// rv32i_core
module rv32i_core(clk,rst,imem_data,dmem_rdata,  
                  imem_addr,dmem_addr,dmem_wdata,dmem_we,dmem_size  
                  );
    input         clk,rst;
    input  [31:0] imem_data;
    input  [31:0] dmem_rdata;
    output [31:0] imem_addr;
    output [31:0] dmem_addr;
    output [31:0] dmem_wdata;
    output        dmem_we;
    output [1:0]  dmem_size;
    wire        StallF,StallD,StallE,StallM,FlushD,FlushE,FlushW;
    wire [1:0]  ForwardAE,ForwardBE;
    wire        PCSrcE;
    wire [31:0] instrD,PCD,PCPlus4D;
    wire        RegWriteE,MemWriteE,JumpE,BranchE,ALUSrcE;
    wire [1:0]  ResultSrcE, MemSizeE;
    wire [3:0]  ALUCtrlE;
    wire [4:0]  Rs1E,Rs2E,RdE;
    wire [31:0] RD1E,RD2E,PCE,ExtImmE,PCPlus4E;
    wire        RegWriteM,MemWriteM,IsPerM;
    wire [1:0]  ResultSrcM, MemSizeM;
    wire [4:0]  RdM;
    wire [31:0] ALUResultM,WriteDataM,PCPlus4M,PCTargetE;
    wire        RegWriteW;
    wire [1:0]  ResultSrcW;
    wire [4:0]  RdW;
    wire [31:0] ALUResultW,ReadDataW,PCPlus4W;
    wire [31:0] ResultW;
    hazard_unit Hazard_Unit (
  ...
Size: about 5400 cells after synthesis, roughly 1500 flip-flops, roughly 78000 um^2 of cells after synthesis.
clock: 6.3 ns
lec_check: 0
cap_margin: 30
core_margin: 2
core_utilization: 72
cts_cluster_size: 37
hold_slack_margin: 0.29
setup_slack_margin: -0.48
slew_margin: 20
run.sh (not shown) runs the stock make flow with config.mk's settings and CLKGATE_MAP_FILE=.
The first run ended with an error in 5_1_grt (GRT-0116).
Then changed:
- CAP_MARGIN: 30 -> 5
- CORE_UTILIZATION: 72 -> 70
- CTS_CLUSTER_SIZE: 37 -> 41
- HOLD_SLACK_MARGIN: 0.29 -> default
- SETUP_SLACK_MARGIN: -0.48 -> default
- clock period: 6.3 -> 5.64 ns (I/O delays scaled with it)
- The changed run aborted during 5_1_grt
- die size climbs by 2.8%
- area after synthesis is unchanged
- synthesized cell count is unchanged


Setup of north:
Starting RTL as in the previous note.
==> flow/config.mk <==
export PLATFORM = sky130hd
export DESIGN_NAME = rv32i_core
export DESIGN_NICKNAME = rv32i_core
export VERILOG_FILES = /design/flow/design.v
export SDC_FILE = /design/flow/constraint.sdc
export NUM_CORES = 4
export LEC_CHECK = 0
export CAP_MARGIN = 5
export CORE_MARGIN = 2
export CORE_UTILIZATION = 66
export CTS_CLUSTER_SIZE = 35
export SLEW_MARGIN = 30
==> flow/constraint.sdc <==
create_clock -name core_clock -period 5.78 [get_ports {clk}]
set_input_delay 1.1560 -clock core_clock [delete_from_list [all_inputs] [get_ports {clk}]]
set_output_delay 1.1560 -clock core_clock [all_outputs]
set_load 0.01 [all_outputs]
Tool error GRT-0232 stopped north during 5_1_grt; no final results.
## Diff of input files: south against north
# north
export LEC_CHECK = 0
export CAP_MARGIN = 5
export CORE_MARGIN = 2
export CORE_UTILIZATION = 66
export CTS_CLUSTER_SIZE = 35
export SLEW_MARGIN = 30
create_clock -name core_clock -period 5.78 [get_ports {clk}]
# south
export LEC_CHECK = 0
export CAP_MARGIN = 20
export CORE_MARGIN = 2
export CORE_UTILIZATION = 72
export CTS_CLUSTER_SIZE = 25
export SETUP_SLACK_MARGIN = 0.88
export SLEW_MARGIN = 20
create_clock -name core_clock -period 6.17 [get_ports {clk}]
Results
Seen in the log of south: GRT-0116 during 5_1_grt, after which the run never completed. north: aborted in 5_1_grt (tool error). Between north and south, full die area is higher for north, south comes in under that. north has higher number of buffers created by CTS than south. south ends up with lower cell area reported after detailed placement than north does.
The following lists how east was set up differently from south:
# south
export LEC_CHECK = 0
export CAP_MARGIN = 20
export CORE_MARGIN = 2
export CORE_UTILIZATION = 72
export CTS_CLUSTER_SIZE = 25
export SETUP_SLACK_MARGIN = 0.88
export SLEW_MARGIN = 20
create_clock -name core_clock -period 6.17 [get_ports {clk}]
# east
export LEC_CHECK = 0
export CAP_MARGIN = 20
export CORE_MARGIN = 2
export CORE_UTILIZATION = 40
export SLEW_MARGIN = 20
create_clock -name core_clock -period 7.86 [get_ports {clk}]
Results
- Cell row count went up by more than a quarter going from south to east.
- south → east: core outline area now larger, die area went up 79%, number of buffers inserted by port buffering saw little to no change, number of buffers on the longest clock path closely matched the old numbers, die height saw an increase.
- Count of placed standard cells including taps sits higher in east than in south.
- As far as cell count in the Yosys report goes, east and south are indistinguishable; the numbers are identical.
- Per the final summary, east finished and its layout is clean on timing, DRC and antenna.
Input changes introduced in west (baseline for comparison: east):
# east
export LEC_CHECK = 0
export CAP_MARGIN = 20
export CORE_MARGIN = 2
export CORE_UTILIZATION = 40
export SLEW_MARGIN = 20
create_clock -name core_clock -period 7.86 [get_ports {clk}]
# west
export LEC_CHECK = 0
export ABC_AREA = 1
export CAP_MARGIN = 20
export CORE_MARGIN = 2
export CORE_UTILIZATION = 58
export CTS_CLUSTER_DIAMETER = 354
export CTS_CLUSTER_SIZE = 21
export HOLD_SLACK_MARGIN = 0.29
export SLEW_MARGIN = 20
create_clock -name core_clock -period 4.36 [get_ports {clk}]
==> comparison <==
- Layout checks on west: not met. Flow itself completed; violations: setup timing.
- Cmp west vs east: maximum single-stage delay on the critical path lower in west
- Going from east to west, switching power moved up, maximum clock frequency moved up, source-to-sink clock delay at the later pin of the worst-skew pair moved down.
- The estimated power of west ends up higher than the estimate for east.


rv32i_core again, from the RTL that the note above started with.
clock: 6.3 ns
lec_check: 0
cap_margin: 15
core_aspect_ratio: 0.87
core_margin: 2
core_utilization: 72
cts_cluster_size: 37
hold_slack_margin: 0.29
setup_slack_margin: 1.83
slew_margin: 20
tns_end_percent: 10
The baseline never finished: it broke off in global routing on GRT-0116.
Rerun with:
--- a/flow/config.mk
+++ b/flow/config.mk
@@ -7,4 +7,3 @@
 export LEC_CHECK = 0
-export CAP_MARGIN = 15
-export CORE_ASPECT_RATIO = 0.87
+export CAP_MARGIN = 20
 export CORE_MARGIN = 2
@@ -13,4 +12,4 @@
 export HOLD_SLACK_MARGIN = 0.29
-export SETUP_SLACK_MARGIN = 1.83
+export PLACE_DENSITY = 0.64
+export SETUP_SLACK_MARGIN = 1.23
 export SLEW_MARGIN = 20
-export TNS_END_PERCENT = 10
==> flow/constraint.sdc (replaced) <==
create_clock -name core_clock -period 4.56 [get_ports {clk}]
set_input_delay 0.9120 -clock core_clock [delete_from_list [all_inputs] [get_ports {clk}]]
set_output_delay 0.9120 -clock core_clock [all_outputs]
set_load 0.01 [all_outputs]
This time the run died in clock tree synthesis on DPL-0033.
Die size barely changes.
Area after synthesis does not change.
Synthesized cell count does not change.
Rerun with:
--- a/flow/config.mk
+++ b/flow/config.mk
@@ -9,7 +9,3 @@
 export CORE_MARGIN = 2
-export CORE_UTILIZATION = 72
-export CTS_CLUSTER_SIZE = 37
-export HOLD_SLACK_MARGIN = 0.29
-export PLACE_DENSITY = 0.64
-export SETUP_SLACK_MARGIN = 1.23
-export SLEW_MARGIN = 20
+export CORE_UTILIZATION = 66
+export SLEW_MARGIN = 30
==> flow/constraint.sdc (replaced) <==
create_clock -name core_clock -period 5.78 [get_ports {clk}]
set_input_delay 1.1560 -clock core_clock [delete_from_list [all_inputs] [get_ports {clk}]]
set_output_delay 1.1560 -clock core_clock [all_outputs]
set_load 0.01 [all_outputs]
Outcome: The changed run never finished: it broke off in global routing. Synthesized cell count is unchanged. Area after synthesis is unchanged. Die area grows by 9.0%.
Rerun with:
--- a/flow/config.mk
+++ b/flow/config.mk
@@ -8,4 +8,6 @@
 export CAP_MARGIN = 20
-export CORE_MARGIN = 2
-export CORE_UTILIZATION = 66
-export SLEW_MARGIN = 30
+export CORE_MARGIN = 10
+export CORE_UTILIZATION = 40
+export MAX_ROUTING_LAYER = met4
+export PLACE_DENSITY_LB_ADDON = 0.29
+export SLEW_MARGIN = 20
==> flow/constraint.sdc (replaced) <==
create_clock -name core_clock -period 8.5 [get_ports {clk}]
set_input_delay 1.7000 -clock core_clock [delete_from_list [all_inputs] [get_ports {clk}]]
set_output_delay 1.7000 -clock core_clock [all_outputs]
set_load 0.01 [all_outputs]
The new run ran to the end with no violations; synthesized cell count is unchanged; synthesized area stays the same; die area rises by 76%.
Rerun with:
--- a/flow/config.mk
+++ b/flow/config.mk
@@ -8,6 +8,5 @@
 export CAP_MARGIN = 20
-export CORE_MARGIN = 10
-export CORE_UTILIZATION = 40
-export MAX_ROUTING_LAYER = met4
-export PLACE_DENSITY_LB_ADDON = 0.29
+export CORE_MARGIN = 2
+export CORE_UTILIZATION = 68
+export SETUP_SLACK_MARGIN = -0.27
 export SLEW_MARGIN = 20
==> flow/constraint.sdc (replaced) <==
create_clock -name core_clock -period 4.96 [get_ports {clk}]
set_input_delay 0.9920 -clock core_clock [delete_from_list [all_inputs] [get_ports {clk}]]
set_output_delay 0.9920 -clock core_clock [all_outputs]
set_load 0.01 [all_outputs]
Effect:
- This time the run failed in global routing on GRT-0232
- area after synthesis stays the same
- synthesized cell count stays the same
- die size drops by well over a third


Starting RTL as in the previous note.
clock: 12.3 ns
lec_check: 0
abc_area: 1
cap_margin: 0
cell_pad_in_sites_detail_placement: 2
core_margin: 2
core_utilization: 71
cts_cluster_diameter: 183
cts_cluster_size: 35
gpl_routability_driven: 0
gpl_timing_driven: 0
max_routing_layer: met4
min_routing_layer: met2
slew_margin: 5
The starting point aborted during 3_5_place_dp.
Next try:
Settings changed: CAP_MARGIN 0 to 10, CELL_PAD_IN_SITES_DETAIL_PLACEMENT 2 to unset, CELL_PAD_IN_SITES_GLOBAL_PLACEMENT set to 2, CORE_MARGIN 2 to 10, CORE_UTILIZATION 71 to 24, CTS_CLUSTER_DIAMETER 183 to 207, CTS_CLUSTER_SIZE 35 to unset, GPL_ROUTABILITY_DRIVEN 0 to unset, SETUP_SLACK_MARGIN set to -0.16, TNS_END_PERCENT set to 60.
Clock period 12.3 ns to 13.9 ns, I/O delays scaled along.
Result: The changed run stopped in 5_1_grt, error GRT-0116. Die size rose to 3.1 times its value. Synthesized area stays the same. Synthesized cell count does not change.
Power is estimated from default activity; no workload was simulated.
